==> run A <==
// RISC
module RISC (destinoWrWB,escribir,PCsrc,result,PCoutMEM,NReset,clk,alu_outMEM,WriteDataInMEM,datoMemOut,InstruccionIn,PCinIF,MemWriteInMEM);
==> flow/config.mk <==
export PLATFORM = sky130hd
export DESIGN_NAME = RISC
export DESIGN_NICKNAME = RISC
export VERILOG_FILES = /design/flow/design.v
export SDC_FILE = /design/flow/constraint.sdc
export NUM_CORES = 4
export LEC_CHECK = 0
export ABC_AREA = 1
export CAP_MARGIN = 20
export CELL_PAD_IN_SITES_DETAIL_PLACEMENT = 1
export CELL_PAD_IN_SITES_GLOBAL_PLACEMENT = 2
export CORE_ASPECT_RATIO = 1.11
export CORE_MARGIN = 3
export CORE_UTILIZATION = 18
export CTS_CLUSTER_DIAMETER = 47
export CTS_CLUSTER_SIZE = 52
export GPL_ROUTABILITY_DRIVEN = 0
export GPL_TIMING_DRIVEN = 0
export SETUP_SLACK_MARGIN = 0.25
export SLEW_MARGIN = 40
export TNS_END_PERCENT = 20
==> flow/constraint.sdc <==
create_clock -name core_clock -period 4.6 [get_ports {clk}]
set_input_delay 0.9200 -clock core_clock [delete_from_list [all_inputs] [get_ports {clk}]]
set_output_delay 0.9200 -clock core_clock [all_outputs]
set_load 0.01 [all_outputs]
run.sh (not shown) runs the stock make flow with config.mk's settings and CLKGATE_MAP_FILE=.
==> inputs of run G, as changes to run A <==
==> flow/config.mk (replaced) <==
export PLATFORM = sky130hd
export DESIGN_NAME = RISC
export DESIGN_NICKNAME = RISC
export VERILOG_FILES = /design/flow/design.v
export SDC_FILE = /design/flow/constraint.sdc
export NUM_CORES = 4
export LEC_CHECK = 0
export CAP_MARGIN = 10
export CORE_MARGIN = 2
export CORE_UTILIZATION = 72
export CTS_CLUSTER_SIZE = 47
export MAX_ROUTING_LAYER = met4
export PLACE_DENSITY = 0.65
export SETUP_SLACK_MARGIN = 1.34
export SLEW_MARGIN = 20
==> flow/constraint.sdc (replaced) <==
create_clock -name core_clock -period 4.63 [get_ports {clk}]
set_input_delay 0.9260 -clock core_clock [delete_from_list [all_inputs] [get_ports {clk}]]
set_output_delay 0.9260 -clock core_clock [all_outputs]
set_load 0.01 [all_outputs]
==> inputs of run B, as changes to run A <==
==> flow/config.mk (replaced) <==
export PLATFORM = sky130hd
export DESIGN_NAME = RISC
export DESIGN_NICKNAME = RISC
export VERILOG_FILES = /design/flow/design.v
export SDC_FILE = /design/flow/constraint.sdc
export NUM_CORES = 4
export LEC_CHECK = 0
export CAP_MARGIN = 20
export CORE_MARGIN = 2
export CORE_UTILIZATION = 72
export CTS_CLUSTER_SIZE = 46
export PLACE_DENSITY = 0.67
export SETUP_SLACK_MARGIN = 0.92
export SLEW_MARGIN = 20
==> flow/constraint.sdc (replaced) <==
create_clock -name core_clock -period 5.34 [get_ports {clk}]
set_input_delay 1.0680 -clock core_clock [delete_from_list [all_inputs] [get_ports {clk}]]
set_output_delay 1.0680 -clock core_clock [all_outputs]
set_load 0.01 [all_outputs]
==> notes <==
- Run G produced a layout that fails on setup timing. Run B produced a clean layout. Run A completed, yet does not pass: setup timing.
- Against run G, the count of clock-buffer cells in the layout of run B is higher by 10.
- In sequential cell count, run G and run A do not differ.
- In run A the critical path depth is higher than in run G, by 6.
- In run A the core utilization is lower than in run G, by 67 points.
- Clock skew, highest first: run A, run G, run B.

==> wip/maple: inputs <==
RISC again, from the RTL that the note above started with.
Design RISC, start of the top module:
module RISC (destinoWrWB,escribir,PCsrc,result,PCoutMEM,NReset,clk,alu_outMEM,WriteDataInMEM,datoMemOut,InstruccionIn,PCinIF,MemWriteInMEM);
make LEC_CHECK=0 ABC_AREA=1 CAP_MARGIN=20 CORE_MARGIN=2 CORE_UTILIZATION=72 CTS_CLUSTER_DIAMETER=236 CTS_CLUSTER_SIZE=15 HOLD_SLACK_MARGIN=-0.09 PLACE_DENSITY=0.37 SLEW_MARGIN=20 TNS_END_PERCENT=5 finish   # period 6.76 ns
==> inputs of wip/ember, as changes to wip/maple <==
- CAP_MARGIN: 20 -> 30
- CELL_PAD_IN_SITES_DETAIL_PLACEMENT: default -> 2
- CELL_PAD_IN_SITES_GLOBAL_PLACEMENT: default -> 2
- CORE_UTILIZATION: 72 -> 70
- CTS_CLUSTER_DIAMETER: 236 -> default
- CTS_CLUSTER_SIZE: 15 -> default
- GPL_ROUTABILITY_DRIVEN: default -> 1
- GPL_TIMING_DRIVEN: default -> 0
- HOLD_SLACK_MARGIN: -0.09 -> default
- MIN_ROUTING_LAYER: default -> met2
- PLACE_DENSITY: 0.37 -> default
- PLACE_DENSITY_LB_ADDON: default -> 0.16
- SLEW_MARGIN: 20 -> 30
- TNS_END_PERCENT: 5 -> 15
==> flow/constraint.sdc (replaced) <==
create_clock -name core_clock -period 8.0 [get_ports {clk}]
set_input_delay 1.6000 -clock core_clock [delete_from_list [all_inputs] [get_ports {clk}]]
set_output_delay 1.6000 -clock core_clock [all_outputs]
set_load 0.01 [all_outputs]
==> summary of the runs <==
- wip/maple finished clean. wip/ember failed in 3_1_place_gp_skip_io (FLW-0024).
- Synthesized area is the same in wip/ember and wip/maple.
- Between wip/ember and wip/maple, the lower die size is in wip/maple (gap about 2.8%, measured against wip/maple).
- Synthesized cell count is the same in wip/maple and wip/ember.
==> figures <==
Total core area: wip/maple 98600 um^2; wip/ember 102000 um^2
Area figure in the yosys stat output: wip/maple 71600 um^2; wip/ember 71600 um^2
Netlist area before placement: wip/maple 71600 um^2; wip/ember 71600 um^2
Number of instances in the synthesized netlist: wip/maple 8844; wip/ember 8844
Most common flop cell mapped by yosys: wip/maple sky130_fd_sc_hd__dfrtp_1; wip/ember sky130_fd_sc_hd__dfrtp_1
Compound-gate portion of the synthesized area: wip/maple 19.6%; wip/ember 19.6%
Synthesized registers: wip/maple 1435; wip/ember 1435
Number of synthesized flops with an enable pin: wip/maple 64; wip/ember 64
Area share, top type: wip/maple 47.9%; wip/ember 47.9%
Mux area share: wip/maple 0.990%; wip/ember 0.990%
Cell type with the highest aggregate area in the netlist: wip/maple sky130_fd_sc_hd__dfrtp_1; wip/ember sky130_fd_sc_hd__dfrtp_1
Die width: wip/maple 319 um; wip/ember 324 um
Die height: wip/maple 319 um; wip/ember 324 um
Adder and majority cell fraction of the synthesized area: wip/maple 2.90%; wip/ember 2.90%
Core utilization before placement: wip/maple 72.7%; wip/ember 70.5%
Post-Syn Area per Cell: wip/maple 8.10 um^2; wip/ember 8.10 um^2
Basic Gates by Area: wip/maple 15.2%; wip/ember 15.2%
Core Rows: wip/maple 115; wip/ember 117
Part of the Yosys area used for sequential elements: wip/maple 50.6%; wip/ember 50.6%
Result of the run: wip/maple complete, no violations; wip/ember did not finish
Stage where the flow stopped: wip/maple -; wip/ember 3_1_place_gp_skip_io
Chip area: wip/maple 102000 um^2; wip/ember 105000 um^2
Net count entering floorplan: wip/maple 9074; wip/ember 9074
Asr flop ratio synth: wip/maple 95.5%; wip/ember 95.5%

==> build 45: inputs <==
RISC again, from the RTL that the note above started with.
==> flow/config.mk <==
export PLATFORM = sky130hd
export DESIGN_NAME = RISC
export DESIGN_NICKNAME = RISC
export VERILOG_FILES = /design/flow/design.v
export SDC_FILE = /design/flow/constraint.sdc
export NUM_CORES = 4
export LEC_CHECK = 0
export CAP_MARGIN = 30
export CELL_PAD_IN_SITES_DETAIL_PLACEMENT = 0
export CORE_MARGIN = 2
export CORE_UTILIZATION = 61
export CTS_CLUSTER_DIAMETER = 365
export GPL_ROUTABILITY_DRIVEN = 0
export MAX_ROUTING_LAYER = met5
export MIN_ROUTING_LAYER = met1
export PLACE_DENSITY_LB_ADDON = 0.03
export SETUP_SLACK_MARGIN = 1.19
export SLEW_MARGIN = 0
==> flow/constraint.sdc <==
create_clock -name core_clock -period 4.01 [get_ports {clk}]
set_input_delay 0.8020 -clock core_clock [delete_from_list [all_inputs] [get_ports {clk}]]
set_output_delay 0.8020 -clock core_clock [all_outputs]
set_load 0.01 [all_outputs]
==> inputs of trial 2, as changes to build 45 <==
- CAP_MARGIN: 30 -> 40
- CORE_UTILIZATION: 61 -> 72
- CTS_CLUSTER_DIAMETER: 365 -> 95
- CTS_CLUSTER_SIZE: unset -> 13
- SETUP_SLACK_MARGIN: 1.19 -> 0.66
- SLEW_MARGIN: 0 -> 20
==> flow/constraint.sdc (replaced) <==
create_clock -name core_clock -period 4.82 [get_ports {clk}]
set_input_delay 0.9640 -clock core_clock [delete_from_list [all_inputs] [get_ports {clk}]]
set_output_delay 0.9640 -clock core_clock [all_outputs]
set_load 0.01 [all_outputs]
==> inputs of build 76, as changes to build 45 <==
- CAP_MARGIN: 30 -> 20
- CELL_PAD_IN_SITES_DETAIL_PLACEMENT: 0 -> unset
- CORE_UTILIZATION: 61 -> 40
- CTS_CLUSTER_DIAMETER: 365 -> unset
- GPL_ROUTABILITY_DRIVEN: 0 -> unset
- MAX_ROUTING_LAYER: met5 -> unset
- MIN_ROUTING_LAYER: met1 -> unset
- PLACE_DENSITY_LB_ADDON: 0.03 -> unset
- SETUP_SLACK_MARGIN: 1.19 -> unset
- SLEW_MARGIN: 0 -> 20
==> flow/constraint.sdc (replaced) <==
create_clock -name core_clock -period 8.0 [get_ports {clk}]
set_input_delay 1.6000 -clock core_clock [delete_from_list [all_inputs] [get_ports {clk}]]
set_output_delay 1.6000 -clock core_clock [all_outputs]
set_load 0.01 [all_outputs]
==> run summary <==
This memo summarizes the results of the implementation run.

Pwr
The worst vdd rail ir drop is ~250 uV. The power in sequential cells is between 10 and 15 mW.

Final timing
The shortest clock period the worst path allows after layout is around 6.5 ns. The worst slew margin relative to its limit is between 20% and 30%. The final count of negative-setup-slack endpoints is 0.

Final layout
The number of buffers outside the clock class in the layout is 359. The layout report lists the combined flip-flop and latch area as around 36,000 um^2. The layout multi-input combinational cell count is roughly 4.2k. The multi-input combinational cells in the finished layout cover a total of 27,900 um^2.

Critical path
At the worst endpoint, the arrival time is about 7.2 ns. The delay contributed by the slowest stage of the critical path is between 0.7 and 0.8 ns.

Clock network
Clock tree synthesis inserted a total of about 160 buffers.

Min path
In the hold timing report, the worst path depth is 0.

Outcome
The flow ran to the end and the layout has no timing, DRC or antenna violations.

Placed design
The cell area after placement is just over 70,000 um^2.

Global routing
Overall routing resource usage recorded by global route was about a quarter.
[end of results for build 76]
==> run summary <==
This memo summarizes the results of the implementation run.

Outcome
The flow ran to the end, but the layout failed its checks. The checks that failed were negative setup slack.

Final timing
The worst path in the final design needs a cycle of ~5.2 ns, including I/O delays and setup. The final count of negative-setup-slack endpoints is 3. The smallest setup slack after layout is -0.387 ns.

Pwr
Per report_power, the Sequential row totals between 15 and 20 mW.

Placed design
Once placement finished, the instance area stood at 72,000 um^2.

Final layout
The sequential cells in the finished layout cover a total of 36,200 um^2. The plain and repair buffers instantiated in the layout total 611. Multi-input combinational cells in the finished layout were counted as between 4k and 5k.

Critical path
The endpoint arrival time on the critical path is approximately 5.8 ns. The longest incremental delay of any stage on the critical path is reported as approximately 0.5 ns.

Global routing
The global-route usage over all layers is between 40% and 50%.
[end of results for trial 2]
==> run summary <==
This memo summarizes the results of the implementation run.

Global routing
The global-route usage over all layers is a little under two fifths.

Outcome
The flow ran to the end, but the layout failed its checks. The violated checks flagged are negative setup slack.

Min path
Along the worst hold path, the cell count comes to 0.

Final timing
The final count of negative-setup-slack endpoints is 12. Across all checked pins, the minimum headroom to the slew limit is between 20% and 30%. The worst path in the final design needs a cycle of roughly 5 ns, including I/O delays and setup. Once routing completed, OpenROAD measured the worst setup slack at -1.13 ns.

Pwr
The power in sequential cells is roughly 21 mW. Looking at the VDD voltage map, the peak drop is about 460 uV.

Critical path
The endpoint arrival time on the critical path is between 5 and 6 ns.

Final layout
The number of buffers outside the clock class in the layout is roughly 980. The clock tree buffer count of the final layout is approximately 210. roughly 4.2k cells are multi-input combinational gates. Leaving out buffers and inverters, the combinational logic in the layout accounts for ~30,000 um^2. Across the whole layout, storage elements account for between 30,000 and 40,000 um^2.

Yosys
The library cell with the largest summed area after synthesis is sky130_fd_sc_hd__dfrtp_1.
[end of results for build 45]
Power is estimated from default activity; no workload was simulated.
